## build 65
Design Viterbi, start of the top module:
module Viterbi(Dx, Rx, oen, rxrdy, clock, seqrdy,reset
    );
Size: ~2000 cells after synthesis, about 0.016 mm^2 of cells after synthesis.
clock: 5.45 ns
lec_check: 0
abc_area: 1
cap_margin: 20
core_margin: 6
core_utilization: 28
cts_cluster_diameter: 54
gpl_routability_driven: 1
place_density_lb_addon: 0.21
setup_slack_margin: 0.06
slew_margin: 20
run.sh (not shown) runs the stock make flow with config.mk's settings and CLKGATE_MAP_FILE=.
From the logs: build 65 reached the end of the flow and failed the layout checks with setup timing.
[inputs] build 30 vs build 65
- CTS_CLUSTER_SIZE newly set to 98
- ABC_AREA removed (was 1)
- GPL_ROUTABILITY_DRIVEN removed (was 1)
- CTS_CLUSTER_DIAMETER changed from 54 to 282
- CORE_UTILIZATION changed from 28 to 72
- PLACE_DENSITY newly set to 0.42
- PLACE_DENSITY_LB_ADDON removed (was 0.21)
- CORE_MARGIN changed from 6 to 2
- SETUP_SLACK_MARGIN removed (was 0.06)
- the clock period (ns, I/O delays scaled along) changed from 5.45 to 3.51
==> comparison <==
- Summary of build 30 over build 65: number of levels the H-tree was split into now smaller, chip height now smaller, combined area of all synthesized cells now larger, AND-OR/OR-AND share of the synthesized area now smaller.
- For the minimum setup slack after placement, build 30 came in 3.04 ns lower than build 65 did.
- Looking at number of rows in the core area, build 30 sits 31 below build 65.
- Build 30 did not make it past global routing (5_1_grt), where a tool error ended it.
- On number of instances in the synthesized netlist, the lower figure sits with build 30, not build 65.
Edits applied to the flow inputs when going from build 30 to build 33:
- changing CTS_CLUSTER_DIAMETER from 282 to 382
- changing CTS_CLUSTER_SIZE from 98 to 10
- setting SETUP_SLACK_MARGIN to 2.58 for the first time
- removing PLACE_DENSITY (formerly 0.42)
- setting TNS_END_PERCENT to 5 for the first time
- changing the clock period (ns, I/O delays scaled along) from 3.51 to 8.67
Results
- In summary, build 33 completed successfully, with a layout that passed the timing, design-rule and antenna checks.
- Reported for build 30 and build 33, H-tree depth turned out identical to the last digit.
- Per the comparison of build 33 with build 30, count of state elements after synthesis comparable, number of gates given a new drive strength after cts went down by 39%.
- Total clock buffers created by CTS ends up higher on build 33.
- Pre-CTS setup slack up 4.67 ns in build 33 wrt build 30
- Going from build 30 to build 33, HPWL after detailed placement shrinks by about 18%.
- Relative to build 30, total placed instance area has decreased by about 12% in build 33.
- [compare] base=build 30 new=build 33: die area flat, routability congestion estimate from global placement down 1.1%, buffer count from post-CTS setup fixing up 33%.


## alpha
Viterbi again, from the RTL that the note above started with.
Settings: LEC_CHECK=0, ABC_AREA=1, CAP_MARGIN=5, CORE_ASPECT_RATIO=1.58, CORE_MARGIN=2, CORE_UTILIZATION=72, CTS_CLUSTER_DIAMETER=201, CTS_CLUSTER_SIZE=57, MAX_ROUTING_LAYER=met4, PLACE_DENSITY_LB_ADDON=0.24, SETUP_SLACK_MARGIN=-0.36, SLEW_MARGIN=10; clock period 4.94 ns.
global routing: alpha exited with error
diff inputs: alpha => beta
- ABC_AREA no longer set, was 1
- CTS_CLUSTER_SIZE no longer set, was 57
- PLACE_DENSITY_LB_ADDON no longer set, was 0.24
- SLEW_MARGIN now 20, was 10
- CORE_UTILIZATION now 66, was 72
- CAP_MARGIN now 20, was 5
- CORE_ASPECT_RATIO no longer set, was 1.58
- SETUP_SLACK_MARGIN no longer set, was -0.36
- CTS_CLUSTER_DIAMETER no longer set, was 201
- MAX_ROUTING_LAYER no longer set, was met4
- the clock period (ns, I/O delays scaled along) now 9.05, was 4.94
[summary]
FAIL alpha @ global routing: tool exited with error. beta reached the final stage; the timing, design-rule and antenna checks on its layout passed. And-or/or-and share of the synthesized area: beta vs alpha down 1.8 points. The number of cells produced by synthesis reported for beta is smaller than that of alpha by about 19%. NOTE: post-detailed-placement half-perimeter wirelength in beta falls short of that of alpha. Of beta and alpha, alpha shows the higher number of placement rows, with beta below it. beta reports its largest non-sequential cell family by area as multiplexers while alpha reports simple AND/OR/NAND/NOR gates. From alpha to beta the numbers moved as follows: area of the synthesized netlist per yosys stat climbed 3.5%, die height dropped 29 µm, instance area at placement dropped about 7%, fraction of synthesized area in multiplexers climbed 16 points, post-synthesis cell count from yosys dropped 19%. Post-synthesis cell area was higher in the run labelled beta. Die area | beta > alpha.
Here is what was changed in the inputs of gamma compared with beta.
- setting PLACE_DENSITY_LB_ADDON to 0.27 for the first time
- changing CORE_UTILIZATION from 66 to 70
- setting ABC_AREA to 1 for the first time
- changing the clock period (ns, I/O delays scaled along) from 9.05 to 7.79
### Flow results
- Looking at the reports, gamma completed the entire flow and the layout it produced met the timing, design-rule and antenna checks.
- beta ended with every stage complete and zero timing, DRC or antenna violations.
- Lower fraction of area in registers was reported by beta, not gamma.
- When the final numbers for beta and gamma were put side by side, the slack of the critical path turned out to be smaller in gamma.
- The routability congestion estimate from global placement number comes out higher for gamma vs beta.
- Shortest period the worst path allows sits lower in gamma than in beta.
- Taking beta as the reference, in gamma post-synthesis share of cell area spent on xor and xnor gates fell by 2.0 points; area after synthesis lost 3.3%; area of the multi-input gates saw a decrease; total detailed-routing wirelength held steady.
- For gamma, the highest metal layer with signal wires was met5, unlike beta, where it was met4.
### gamma -> delta
- MIN_ROUTING_LAYER newly set to met2
- CORE_MARGIN changed from 2 to 8
- CORE_UTILIZATION changed from 70 to 40
- the clock period (ns, I/O delays scaled along) changed from 7.79 to 8.0
Notes after the runs:
Compared gamma against delta; area taken by multi-input logic gates within noise.
delta ends up with higher count of clock-buffer cells in the layout than gamma does.
When delta is set beside gamma, its worst setup slack for register-to-register paths turns out to be 0.12 ns larger.
From gamma to delta, inverter count did not move at all.
gamma → delta: cell area rose by about 3%, wire length after detailed routing moved up, final period demand of the worst path +0.093 ns, worst setup margin increased 0.12 ns.
Compared with gamma, first-pass GRT wire length in delta increased by a few percent.
Share of final layout cell area taken by non-clock buffers in delta is 0.46 points higher than in gamma


== run A ==
Viterbi again, from the RTL that the note above started with.
==> flow/design.v (excerpt) <==
module Viterbi(Dx, Rx, oen, rxrdy, clock, seqrdy,reset
    );
clock: 8.0 ns
lec_check: 0
abc_area: 0
cap_margin: 20
core_margin: 8
core_utilization: 40
cts_cluster_size: 42
gpl_timing_driven: 0
hold_slack_margin: 0.25
min_routing_layer: met2
place_density_lb_addon: 0.27
slew_margin: 25
In run A the implementation completed, yet the final layout does not meet the checks, the culprit being setup timing.
[inputs] run B vs run A
Settings: CTS_CLUSTER_SIZE: 42 -> unset; ABC_AREA: 0 -> unset; CORE_UTILIZATION: 40 -> 52; SLEW_MARGIN: 25 -> 20; CORE_MARGIN: 8 -> 2; MIN_ROUTING_LAYER: met2 -> unset; PLACE_DENSITY_LB_ADDON: 0.27 -> unset; GPL_TIMING_DRIVEN: 0 -> unset; HOLD_SLACK_MARGIN: 0.25 -> unset; the clock period (ns, I/O delays scaled along): 8.0 -> 3.79.
[summary]
- Share of synthesized registers carrying an async set or reset: run B vs run A identical
- The start point of the critical path comes out U2.DUT4.suma[2]$_DFFE_PP0P_ in one run and U2.DUT2.sumb[0]$_DFFE_PP0P_ in the other, namely in run B and run A respectively.
- fa_2 as the cell with the biggest individual delay on the critical path was reported by run A, and mux4_2 by run B.
- Run A → run B: count of clock-buffer cells in the layout lower, total setup violations reported at the end of the flow moved up, highest clock rate climbed about 4.3%.
- Of run A and run B, none finishes clean.
- Nothing crashed in run B and all stages finished; the problem is that the final layout failed, the offending checks being setup timing.
- Cell area after layout up 6.4% in run B wrt run A
The inputs of run C differ from those of run B as listed below.
Settings: an added PLACE_DENSITY of 0.38; an added CTS_CLUSTER_SIZE of 98; an added CTS_CLUSTER_DIAMETER of 387; a change of CORE_UTILIZATION from 52 to 72; a change of the clock period (ns, I/O delays scaled along) from 3.79 to 5.77.
Findings:
Run C did not finish; the tool stopped in global routing with error GRT-0232.
Re yosys stat chip area: no difference whatsoever between run C and run B.
Run B → run C: instance count after placement with tap cells included has decreased; half-perimeter wire length after detailed placement has increased; count of input and output buffers has remained practically unchanged.
From run B to run C, maximum buffer depth of the clock tree did not move at all.
Delta (run C minus run B): pre-CTS setup slack picked up an extra 2.05 ns; die size went down by 0.0090 mm^2.
Compared with run B, run C shows a overall die width that is 15% lower.
As far as number of flops mapped to enable cells by yosys goes, run B and run C are indistinguishable; the numbers are identical.
Against run B, run C reports a area after detailed placement that is lower.
Here is what was changed in the inputs of run D compared with run C.
Settings: PLACE_DENSITY now 0.4, was 0.38; CTS_CLUSTER_DIAMETER no longer set, was 387; CTS_CLUSTER_SIZE no longer set, was 98; the clock period (ns, I/O delays scaled along) now 6.57, was 5.77.
--- outcome ---
Run D did not make it past clock tree synthesis, where a tool error ended it.
Changes observed in run D relative to run C: sequential area share after synthesis closely matched the old numbers; share of flip-flops with an asynchronous set or reset closely matched the old numbers; total half-perimeter wirelength after legalization and detailed placement decreased by 1.3% relative to the old numbers.
Diff run C..run D | area fraction in and, or, nand and nor cells | unchanged
Area of the synthesized netlist per yosys stat came out exactly the same in run D and run C.
Run D and run C ended up with roughly the same xor and xnor area share after synthesis.
Looking at run D and run C, the number of placed cells counting well taps is a wash.
There was hardly any difference in area fraction in full adders, half adders and majority gates between run D and run C.
Edits applied to the flow inputs when going from run D to run E:
Settings: PLACE_DENSITY no longer set, was 0.4; PLACE_DENSITY_LB_ADDON now 0.16, previously not set; CTS_CLUSTER_SIZE now 83, previously not set; ABC_AREA now 1, previously not set; CTS_CLUSTER_DIAMETER now 370, previously not set; the clock period (ns, I/O delays scaled along) now 6.29, was 6.57.
Run D is listed as incomplete: the tool reported an error in clock tree synthesis and the run ended there. FAIL run E @ global routing: tool exited with error. Of run E and run D, the lower chip area belongs to run E. Number of rows created at floorplan (run E over run D): decrease, 1.8%. Max mean cell area of the mapped netlist across run E and run D: run D. Between run E and run D, it is run E whose area of the mapped netlist is lower, by about 3.3%. Compare run E and run D | gate count after technology mapping lower: run D. The area share of fa/ha/maj cells after synthesis was comparable across run E and run D. Status: initial cell density of the core parity (run E, run D). Of run E and run D, the run reporting the lower horizontal die dimension was run E. When the final numbers for run E and run D were put side by side, the area reported by Yosys stat turned out to be smaller in run E.


Starting RTL as in the previous note.
Settings: LEC_CHECK=0, ABC_AREA=1, CAP_MARGIN=20, CORE_MARGIN=2, CORE_UTILIZATION=68, CTS_CLUSTER_DIAMETER=255, PLACE_DENSITY_LB_ADDON=0.06, SLEW_MARGIN=20; clock period 8.0 ns.
The first run passed the timing, design-rule and antenna checks.
==> next run, changes <==
--- a/flow/config.mk
+++ b/flow/config.mk
@@ -8 +7,0 @@
-export ABC_AREA = 1
@@ -11,3 +10,3 @@
-export CORE_UTILIZATION = 68
-export CTS_CLUSTER_DIAMETER = 255
-export PLACE_DENSITY_LB_ADDON = 0.06
+export CORE_UTILIZATION = 57
+export CTS_CLUSTER_SIZE = 79
+export SETUP_SLACK_MARGIN = -0.4
@@ -14,0 +14 @@
+export TNS_END_PERCENT = 5
==> flow/constraint.sdc (replaced) <==
create_clock -name core_clock -period 4.42 [get_ports {clock}]
set_input_delay 0.8840 -clock core_clock [delete_from_list [all_inputs] [get_ports {clock}]]
set_output_delay 0.8840 -clock core_clock [all_outputs]
set_load 0.01 [all_outputs]
=> With this change the flow finished but failed the layout checks on setup timing; clock skew shrinks by 0.0079 ns; hold slack loses 0.0099 ns; cell count grows by about 1.7%; final area grows by 26%; routed wire length grows by about 14%; sequential share of layout area shrinks by 7.3 points; utilization grows by 2.0 points.
==> next run, changes <==
--- a/flow/config.mk
+++ b/flow/config.mk
@@ -10,3 +10 @@
-export CORE_UTILIZATION = 57
-export CTS_CLUSTER_SIZE = 79
-export SETUP_SLACK_MARGIN = -0.4
+export CORE_UTILIZATION = 40
@@ -14 +11,0 @@
-export TNS_END_PERCENT = 5
==> flow/constraint.sdc (replaced) <==
create_clock -name core_clock -period 8.0 [get_ports {clock}]
set_input_delay 1.6000 -clock core_clock [delete_from_list [all_inputs] [get_ports {clock}]]
set_output_delay 1.6000 -clock core_clock [all_outputs]
set_load 0.01 [all_outputs]
The changed run passed the timing, design-rule and antenna checks.
Die size is higher by well over a third.
Clock-buffer cell count grows by 6.
Design area went down by a little under a tenth.
==> next run, changes <==
--- a/flow/config.mk
+++ b/flow/config.mk
@@ -7,0 +8 @@
+export ABC_AREA = 1
@@ -10 +11,5 @@
-export CORE_UTILIZATION = 40
+export CORE_UTILIZATION = 72
+export CTS_CLUSTER_DIAMETER = 255
+export CTS_CLUSTER_SIZE = 72
+export PLACE_DENSITY_LB_ADDON = 0.06
+export SETUP_SLACK_MARGIN = 1.78
=> The new run died in 5_1_grt with ODB-0269; synthesized cell count rose by 23%; synthesized area fell by 3.3%; die size fell by 46%.
==> next run, changes <==
--- a/flow/config.mk
+++ b/flow/config.mk
@@ -8 +7,0 @@
-export ABC_AREA = 1
@@ -11,5 +10 @@
-export CORE_UTILIZATION = 72
-export CTS_CLUSTER_DIAMETER = 255
-export CTS_CLUSTER_SIZE = 72
-export PLACE_DENSITY_LB_ADDON = 0.06
-export SETUP_SLACK_MARGIN = 1.78
+export CORE_UTILIZATION = 46
@@ -16,0 +12 @@
+export TNS_END_PERCENT = 5
==> flow/constraint.sdc (replaced) <==
create_clock -name core_clock -period 4.42 [get_ports {clock}]
set_input_delay 0.8840 -clock core_clock [delete_from_list [all_inputs] [get_ports {clock}]]
set_output_delay 0.8840 -clock core_clock [all_outputs]
set_load 0.01 [all_outputs]
Result:
- The changed run finished with setup timing left
- die area goes up by 60%
- synthesized cell count is lower by 19%
- area after synthesis is higher by 3.5%


Starting RTL as in the previous note.
==> flow/config.mk <==
export PLATFORM = sky130hd
export DESIGN_NAME = Viterbi
export DESIGN_NICKNAME = Viterbi
export VERILOG_FILES = /design/flow/design.v
export SDC_FILE = /design/flow/constraint.sdc
export NUM_CORES = 4
export LEC_CHECK = 0
export ABC_AREA = 1
export CAP_MARGIN = 20
export CELL_PAD_IN_SITES_GLOBAL_PLACEMENT = 1
export CORE_MARGIN = 2
export CORE_UTILIZATION = 68
export CTS_CLUSTER_SIZE = 25
export GPL_ROUTABILITY_DRIVEN = 0
export MAX_ROUTING_LAYER = met5
export PLACE_DENSITY_LB_ADDON = 0.07
export SETUP_SLACK_MARGIN = 0.55
export SLEW_MARGIN = 25
==> flow/constraint.sdc <==
create_clock -name core_clock -period 8.85 [get_ports {clock}]
set_input_delay 1.7700 -clock core_clock [delete_from_list [all_inputs] [get_ports {clock}]]
set_output_delay 1.7700 -clock core_clock [all_outputs]
set_load 0.01 [all_outputs]
The baseline did not get past 3_1_place_gp_skip_io.
Rerun with:
CELL_PAD_IN_SITES_GLOBAL_PLACEMENT = default   (was 1)
CORE_UTILIZATION = 70   (was 68)
CTS_CLUSTER_SIZE = 75   (was 25)
GPL_ROUTABILITY_DRIVEN = default   (was 0)
MAX_ROUTING_LAYER = default   (was met5)
PLACE_DENSITY_LB_ADDON = 0.27   (was 0.07)
SETUP_SLACK_MARGIN = default   (was 0.55)
SLEW_MARGIN = 20   (was 25)
TNS_END_PERCENT = 5   (was default)
clock period = 6.25 ns   (was 8.85 ns; I/O delays follow)
Outcome: This time the run aborted during 5_1_grt. Die size falls by 2.8%. Area after synthesis stays the same. Synthesized cell count is unchanged.
Rerun with:
CORE_UTILIZATION = 72   (was 70)
CTS_CLUSTER_SIZE = 83   (was 75)
TNS_END_PERCENT = default   (was 5)
clock period = 7.77 ns   (was 6.25 ns; I/O delays follow)
Result: Now the flow finished with timing, DRC and antenna clean. Die area goes down by 2.7%. Synthesized cell count does not change. Synthesized area stays the same.
Rerun with:
CTS_CLUSTER_DIAMETER = 395   (was default)
CTS_CLUSTER_SIZE = 95   (was 83)
PLACE_DENSITY = 0.39   (was default)
PLACE_DENSITY_LB_ADDON = default   (was 0.27)
SETUP_SLACK_MARGIN = 0.62   (was default)
clock period = 2.62 ns   (was 7.77 ns; I/O delays follow)
The new run never finished: it broke off in 5_1_grt.
Synthesized area is unchanged.
Synthesized cell count stays the same.
Die area does not change.
Rerun with:
CORE_ASPECT_RATIO = 0.5   (was default)
SETUP_SLACK_MARGIN = 0.53   (was 0.62)
TNS_END_PERCENT = 5   (was default)
clock period = 2.48 ns   (was 2.62 ns; I/O delays follow)
What happened: The changed run never finished: it broke off in 5_1_grt (DPL-0038). Synthesized cell count stays the same. Die area increases slightly. Synthesized area does not change.
Rerun with:
CTS_CLUSTER_DIAMETER = 375   (was 395)
TNS_END_PERCENT = default   (was 5)
The new run never finished: it broke off in 4_1_cts.
Area after synthesis is unchanged.
Die size does not change.
Synthesized cell count is unchanged.
